==> 09-23: inputs <==
==> flow/design.v <==
`timescale 1ns / 1ps
module Risc_16_bit(
 input clk,
 input rst,
 output [15:0] imem_addr,
 input  [15:0] imem_data,
 output        dmem_we,
 output [2:0]  dmem_addr,
 output [15:0] dmem_wdata
);
 wire jump,bne,beq,mem_read,mem_write,alu_src,reg_dst,mem_to_reg,reg_write;
 wire[1:0] alu_op;
 wire [3:0] opcode;
 Datapath_Unit DU
 (
  .clk(clk),
  .rst(rst),
  .imem_addr(imem_addr),
  .imem_data(imem_data),
  .trace_we(dmem_we),
  .trace_addr(dmem_addr),
  .trace_wdata(dmem_wdata),
  .jump(jump),
  .beq(beq),
  .mem_read(mem_read),
  .mem_write(mem_write),
  .alu_src(alu_src),
  .reg_dst(reg_dst),
  .mem_to_reg(mem_to_reg),
  .reg_write(reg_write),
  .bne(bne),
  .alu_op(alu_op),
  .opcode(opcode)
 );
 Control_Unit control
 (
  .opcode(opcode),
  .reg_dst(reg_dst),
  .mem_to_reg(mem_to_reg),
  .alu_op(alu_op),
  .jump(jump),
  .bne(bne),
  .beq(beq),
  .mem_read(mem_read),
  .mem_write(mem_write),
  .alu_src(alu_src),
  .reg_write(reg_write)
 );
endmodule
`timescale 1ns / 1ps
module Datapath_Unit(
 input clk,
 input rst,
 output [15:0] imem_addr,
 input  [15:0] imem_data,
 output trace_we,
 output [2:0] trace_addr,
 output [15:0] trace_wdata,
 input jump,beq,mem_read,mem_write,alu_src,reg_dst,mem_to_reg,reg_write,bne,
 input[1:0] alu_op,
 output[3:0] opcode
);
 reg  [15:0] pc_current;
 wire [15:0] pc_next,pc2;
 wire [15:0] instr;
 wire [2:0] reg_write_dest;
 wire [15:0] reg_write_data;
 wire [2:0] reg_read_addr_1;
 wire [15:0] reg_read_data_1;
 wire [2:0] reg_read_addr_2;
 wire [15:0] reg_read_data_2;
 wire [15:0] ext_im,read_data2;
 wire [2:0] ALU_Control;
 wire [15:0] ALU_out;
 wire zero_flag;
 wire [15:0] PC_j, PC_beq, PC_2beq,PC_2bne,PC_bne;
 wire beq_control;
 wire bne_control;
 wire [12:0] jump_shift;
 wire [15:0] mem_read_data;
 always @(posedge clk)
 begin 
   if (rst)
     pc_current <= 16'd0;
   else
     pc_current <= pc_next;
 end
 assign pc2 = pc_current + 16'd2;
 assign imem_addr = pc_current;
 assign instr = imem_data;
 assign jump_shift = {instr[11:0],1'b0};
 assign reg_write_dest = (reg_dst==1'b1) ? instr[5:3] :instr[8:6];
 assign reg_read_addr_1 = instr[11:9];
 assign reg_read_addr_2 = instr[8:6];
 GPRs reg_file
 (
  .clk(clk),
  .rst(rst),
  .reg_write_en(reg_write),
  .reg_write_dest(reg_write_dest),
  .reg_write_data(reg_write_data),
  .reg_read_addr_1(reg_read_addr_1),
  .reg_read_data_1(reg_read_data_1),
  .reg_read_addr_2(reg_read_addr_2),
  .reg_read_data_2(reg_read_data_2)
 );
 assign ext_im = {{10{instr[5]}},instr[5:0]};  
 alu_control ALU_Control_unit(.ALUOp(alu_op),.Opcode(instr[15:12]),.ALU_Cnt(ALU_Control));
 assign read_data2 = (alu_src==1'b1) ? ext_im : reg_read_data_2;
 ALU alu_unit(.a(reg_read_data_1),.b(read_data2),.alu_control(ALU_Control),.result(ALU_out),.zero(zero_flag));
 assign PC_beq = pc2 + {ext_im[14:0],1'b0};
 assign PC_bne = pc2 + {ext_im[14:0],1'b0};
 assign beq_control = beq & zero_flag;
 assign bne_control = bne & (~zero_flag);
 assign PC_2beq = (beq_control==1'b1) ? PC_beq : pc2;
 assign PC_2bne = (bne_control==1'b1) ? PC_bne : PC_2beq;
 assign PC_j = {pc2[15:13],jump_shift};
 assign pc_next = (jump == 1'b1) ? PC_j :  PC_2bne;
  Data_Memory dm
   (
    .clk(clk),
    .rst(rst),
    .trace_we(trace_we),
    .trace_addr(trace_addr),
    .trace_wdata(trace_wdata),
    .mem_access_addr(ALU_out),
    .mem_write_data(reg_read_data_2),
    .mem_write_en(mem_write),
    .mem_read(mem_read),
    .mem_read_data(mem_read_data)
   );
 assign reg_write_data = (mem_to_reg == 1'b1)?  mem_read_data: ALU_out;
 assign opcode = instr[15:12];
endmodule
`timescale 1ns / 1ps
module Control_Unit(
      input[3:0] opcode,
      output reg[1:0] alu_op,
      output reg jump,beq,bne,mem_read,mem_write,alu_src,reg_dst,mem_to_reg,reg_write    
    );
always @(*)
begin
 case(opcode) 
 4'b0000:  
   begin
    reg_dst = 1'b0;
    alu_src = 1'b1;
    mem_to_reg = 1'b1;
    reg_write = 1'b1;
    mem_read = 1'b1;
    mem_write = 1'b0;
    beq = 1'b0;
    bne = 1'b0;
    alu_op = 2'b00;
    jump = 1'b0;   
   end
 4'b0001: 
   begin
    reg_dst = 1'b0;
    alu_src = 1'b1;
    mem_to_reg = 1'b0;
    reg_write = 1'b0;
    mem_read = 1'b0;
    mem_write = 1'b1;
    beq = 1'b0;
    bne = 1'b0;
    alu_op = 2'b00;
    jump = 1'b0;   
   end
 4'b0010:  
   begin
    reg_dst = 1'b1;
    alu_src = 1'b0;
    mem_to_reg = 1'b0;
    reg_write = 1'b1;
    mem_read = 1'b0;
    mem_write = 1'b0;
    beq = 1'b0;
    bne = 1'b0;
    alu_op = 2'b10;
    jump = 1'b0;   
   end
 4'b0011:  
   begin
    reg_dst = 1'b1;
    alu_src = 1'b0;
    mem_to_reg = 1'b0;
    reg_write = 1'b1;
    mem_read = 1'b0;
    mem_write = 1'b0;
    beq = 1'b0;
    bne = 1'b0;
    alu_op = 2'b10;
    jump = 1'b0;   
   end
 4'b0100:  
   begin
    reg_dst = 1'b1;
    alu_src = 1'b0;
    mem_to_reg = 1'b0;
    reg_write = 1'b1;
    mem_read = 1'b0;
    mem_write = 1'b0;
    beq = 1'b0;
    bne = 1'b0;
    alu_op = 2'b10;
    jump = 1'b0;   
   end
 4'b0101:  
   begin
    reg_dst = 1'b1;
    alu_src = 1'b0;
    mem_to_reg = 1'b0;
    reg_write = 1'b1;
    mem_read = 1'b0;
    mem_write = 1'b0;
    beq = 1'b0;
    bne = 1'b0;
    alu_op = 2'b10;
    jump = 1'b0;   
   end
 4'b0110:  
   begin
    reg_dst = 1'b1;
    alu_src = 1'b0;
    mem_to_reg = 1'b0;
    reg_write = 1'b1;
    mem_read = 1'b0;
    mem_write = 1'b0;
    beq = 1'b0;
    bne = 1'b0;
    alu_op = 2'b10;
    jump = 1'b0;   
   end
 4'b0111:  
   begin
    reg_dst = 1'b1;
    alu_src = 1'b0;
    mem_to_reg = 1'b0;
    reg_write = 1'b1;
    mem_read = 1'b0;
    mem_write = 1'b0;
    beq = 1'b0;
    bne = 1'b0;
    alu_op = 2'b10;
    jump = 1'b0;   
   end
 4'b1000:  
   begin
    reg_dst = 1'b1;
    alu_src = 1'b0;
    mem_to_reg = 1'b0;
    reg_write = 1'b1;
    mem_read = 1'b0;
    mem_write = 1'b0;
    beq = 1'b0;
    bne = 1'b0;
    alu_op = 2'b10;
    jump = 1'b0;   
   end
 4'b1001:  
   begin
    reg_dst = 1'b1;
    alu_src = 1'b0;
    mem_to_reg = 1'b0;
    reg_write = 1'b1;
    mem_read = 1'b0;
    mem_write = 1'b0;
    beq = 1'b0;
    bne = 1'b0;
    alu_op = 2'b10;
    jump = 1'b0;   
   end
 4'b1011: 
   begin
    reg_dst = 1'b0;
    alu_src = 1'b0;
    mem_to_reg = 1'b0;
    reg_write = 1'b0;
    mem_read = 1'b0;
    mem_write = 1'b0;
    beq = 1'b1;
    bne = 1'b0;
    alu_op = 2'b01;
    jump = 1'b0;   
   end
 4'b1100:
   begin
    reg_dst = 1'b0;
    alu_src = 1'b0;
    mem_to_reg = 1'b0;
    reg_write = 1'b0;
    mem_read = 1'b0;
    mem_write = 1'b0;
    beq = 1'b0;
    bne = 1'b1;
    alu_op = 2'b01;
    jump = 1'b0;   
   end
 4'b1101: 
   begin
    reg_dst = 1'b0;
    alu_src = 1'b0;
    mem_to_reg = 1'b0;
    reg_write = 1'b0;
    mem_read = 1'b0;
    mem_write = 1'b0;
    beq = 1'b0;
    bne = 1'b0;
    alu_op = 2'b00;
    jump = 1'b1;   
   end   
 default: begin
    reg_dst = 1'b1;
    alu_src = 1'b0;
    mem_to_reg = 1'b0;
    reg_write = 1'b1;
    mem_read = 1'b0;
    mem_write = 1'b0;
    beq = 1'b0;
    bne = 1'b0;
    alu_op = 2'b00;
    jump = 1'b0; 
   end
 endcase
 end
endmodule
`timescale 1ns / 1ps
module alu_control(
    input [1:0] ALUOp,
    input [3:0] Opcode,
    output reg [2:0] ALU_Cnt
);
always @(*) begin
    case(ALUOp)
        2'b00: ALU_Cnt = 3'b000;  
        2'b01: ALU_Cnt = 3'b001;  
        2'b10: begin  
            case(Opcode)
                4'b0010: ALU_Cnt = 3'b000;  
                4'b0011: ALU_Cnt = 3'b001;  
                4'b0100: ALU_Cnt = 3'b010;  
                4'b0101: ALU_Cnt = 3'b011;  
                4'b0110: ALU_Cnt = 3'b100;  
                4'b0111: ALU_Cnt = 3'b101;  
                4'b1000: ALU_Cnt = 3'b110;  
                4'b1001: ALU_Cnt = 3'b111;  
                default: ALU_Cnt = 3'b000;
            endcase
        end
        default: ALU_Cnt = 3'b000;
    endcase
end
endmodule
module ALU(
 input  [15:0] a,  
 input  [15:0] b,  
 input  [2:0] alu_control, 
 output reg [15:0] result,  
 output zero
    );
always @(*)
begin 
 case(alu_control)
 3'b000: result = a + b; 
 3'b001: result = a - b; 
 3'b010: result = ~a;
 3'b011: result = a<<b;
 3'b100: result = a>>b;
 3'b101: result = a & b;
 3'b110: result = a | b; 
 3'b111: begin if (a<b) result = 16'd1;
    else result = 16'd0;
    end
 default:result = a + b; 
 endcase
end
assign zero = (result==16'd0) ? 1'b1: 1'b0;
endmodule
`timescale 1ns / 1ps
module GPRs(
 input    clk,
 input    rst,
 input    reg_write_en,
 input  [2:0] reg_write_dest,
 input  [15:0] reg_write_data,
 input  [2:0] reg_read_addr_1,
 output  [15:0] reg_read_data_1,
 input  [2:0] reg_read_addr_2,
 output  [15:0] reg_read_data_2
);
 reg [15:0] reg_array [7:0];
 integer i;
 always @ (posedge clk ) begin
   if (rst) begin
    for(i=0;i<8;i=i+1)
     reg_array[i] <= 16'd0;
   end
   else if(reg_write_en) begin
    reg_array[reg_write_dest] <= reg_write_data;
   end
 end
 assign reg_read_data_1 = reg_array[reg_read_addr_1];
 assign reg_read_data_2 = reg_array[reg_read_addr_2];
endmodule
`timescale 1ns / 1ps
module Data_Memory(
 input clk,
 input rst,
 output reg        trace_we,
 output reg [2:0]  trace_addr,
 output reg [15:0] trace_wdata,
 input [15:0]   mem_access_addr,
 input [15:0]   mem_write_data,
 input     mem_write_en,
 input mem_read,
 output [15:0]   mem_read_data
);
reg [16 - 1:0] memory [8 - 1:0];
wire [2:0] ram_addr=mem_access_addr[2:0];
integer i;
 always @(posedge clk) begin
  if (rst) begin
   for (i = 0; i < 8; i = i + 1)
    memory[i] <= 16'd0;
  end
  else if (mem_write_en)
   memory[ram_addr] <= mem_write_data;
 end
 always @(posedge clk) begin
  if (rst) begin
   trace_we    <= 1'b0;
   trace_addr  <= 3'd0;
   trace_wdata <= 16'd0;
  end
  else begin
   trace_we    <= mem_write_en;
   trace_addr  <= ram_addr;
   trace_wdata <= mem_write_data;
  end
 end
 assign mem_read_data = (mem_read==1'b1) ? memory[ram_addr]: 16'd0; 
endmodule
==> flow/run.sh <==
#!/bin/bash
# the make line also repeats each setting of config.mk as NAME=value (left out here)
make -C /OpenROAD-flow-scripts/flow DESIGN_CONFIG=/design/flow/config.mk WORK_HOME=/design/flow/orfs CLKGATE_MAP_FILE= finish
==> flow/config.mk <==
export PLATFORM = sky130hd
export DESIGN_NAME = Risc_16_bit
export DESIGN_NICKNAME = Risc_16_bit
export VERILOG_FILES = /design/flow/design.v
export SDC_FILE = /design/flow/constraint.sdc
export NUM_CORES = 4
export LEC_CHECK = 0
export CAP_MARGIN = 40
export CELL_PAD_IN_SITES_GLOBAL_PLACEMENT = 0
export CORE_MARGIN = 2
export CORE_UTILIZATION = 65
export GPL_ROUTABILITY_DRIVEN = 1
export GPL_TIMING_DRIVEN = 1
export SETUP_SLACK_MARGIN = -0.18
export SLEW_MARGIN = 20
export TNS_END_PERCENT = 70
==> flow/constraint.sdc <==
create_clock -name core_clock -period 3.56 [get_ports {clk}]
set_input_delay 0.7120 -clock core_clock [delete_from_list [all_inputs] [get_ports {clk}]]
set_output_delay 0.7120 -clock core_clock [all_outputs]
set_load 0.01 [all_outputs]
==> inputs of 08-21, as changes to 09-23 <==
- CORE_UTILIZATION: 65 -> 29
- CTS_CLUSTER_DIAMETER: unset -> 198
- CTS_CLUSTER_SIZE: unset -> 15
- GPL_ROUTABILITY_DRIVEN: 1 -> 0
- MAX_ROUTING_LAYER: unset -> met4
- SETUP_SLACK_MARGIN: -0.18 -> 0.12
- TNS_END_PERCENT: 70 -> unset
==> flow/constraint.sdc (replaced) <==
create_clock -name core_clock -period 2.88 [get_ports {clk}]
set_input_delay 0.5760 -clock core_clock [delete_from_list [all_inputs] [get_ports {clk}]]
set_output_delay 0.5760 -clock core_clock [all_outputs]
set_load 0.01 [all_outputs]
==> notes <==
- Synthesized area is the same in 08-21 and 09-23.
- 08-21 finished but fails on negative setup slack. 09-23 did not get past global routing (5_1_grt).
- In 09-23 the die size is lower than in 08-21, by 55%.
- Synthesized cell count is the same in 09-23 and 08-21.
==> figures <==
| item | 08-21 | 09-23 |
|---|---|---|
| Outcome | failed layout checks | aborted with a tool error |
| Failing step | - | global routing (5_1_grt) |
| Violated checks | negative setup slack | - |
| Post-place setup slack | -2.841 ns | -2.607 ns |
| Part of the Yosys area used for sequential elements | 42.97% | 42.97% |
| Final HPWL from detailed placement | 53850 um | 57160 um |
| Synthesized-area fraction occupied by ao, oa, aoi and oai cells | 11.58% | 11.58% |
| Std cell rows | 95 | 63 |
| Die Size | 69400 sq um | 31430 sq um |
| Cell Area, Synth | 19520 sq um | 19520 sq um |
| Horiz. Die Dim | 263.4 um | 177.3 um |
| Post-cts gate resize count | 164 | 308 |
| Arithmetic-cell share of the synthesized area counting full adders, half adders and majority gates | 4.474% | 4.474% |
| CORE AREA | 66920 sq um | 29640 sq um |
| Post-CTS setup buffers | 49 | 56 |
| Total cell area at the placement stage | 25520 sq um | 24520 sq um |
| Placed Cells incl. Taps | 3227 | 2712 |
| Largest area contributor in the synthesized netlist | sky130_fd_sc_hd__edfxtp_1 | sky130_fd_sc_hd__edfxtp_1 |
| Gate count of the mapped netlist | 1856 | 1856 |
| Height of the chip | 263.4 um | 177.3 um |
| Dominant cell area share | 39.38% | 39.38% |
| Number of clock buffers inserted by TritonCTS | 23 | 30 |
| Initial standard-cell utilization of the core | 29.17% | 65.86% |
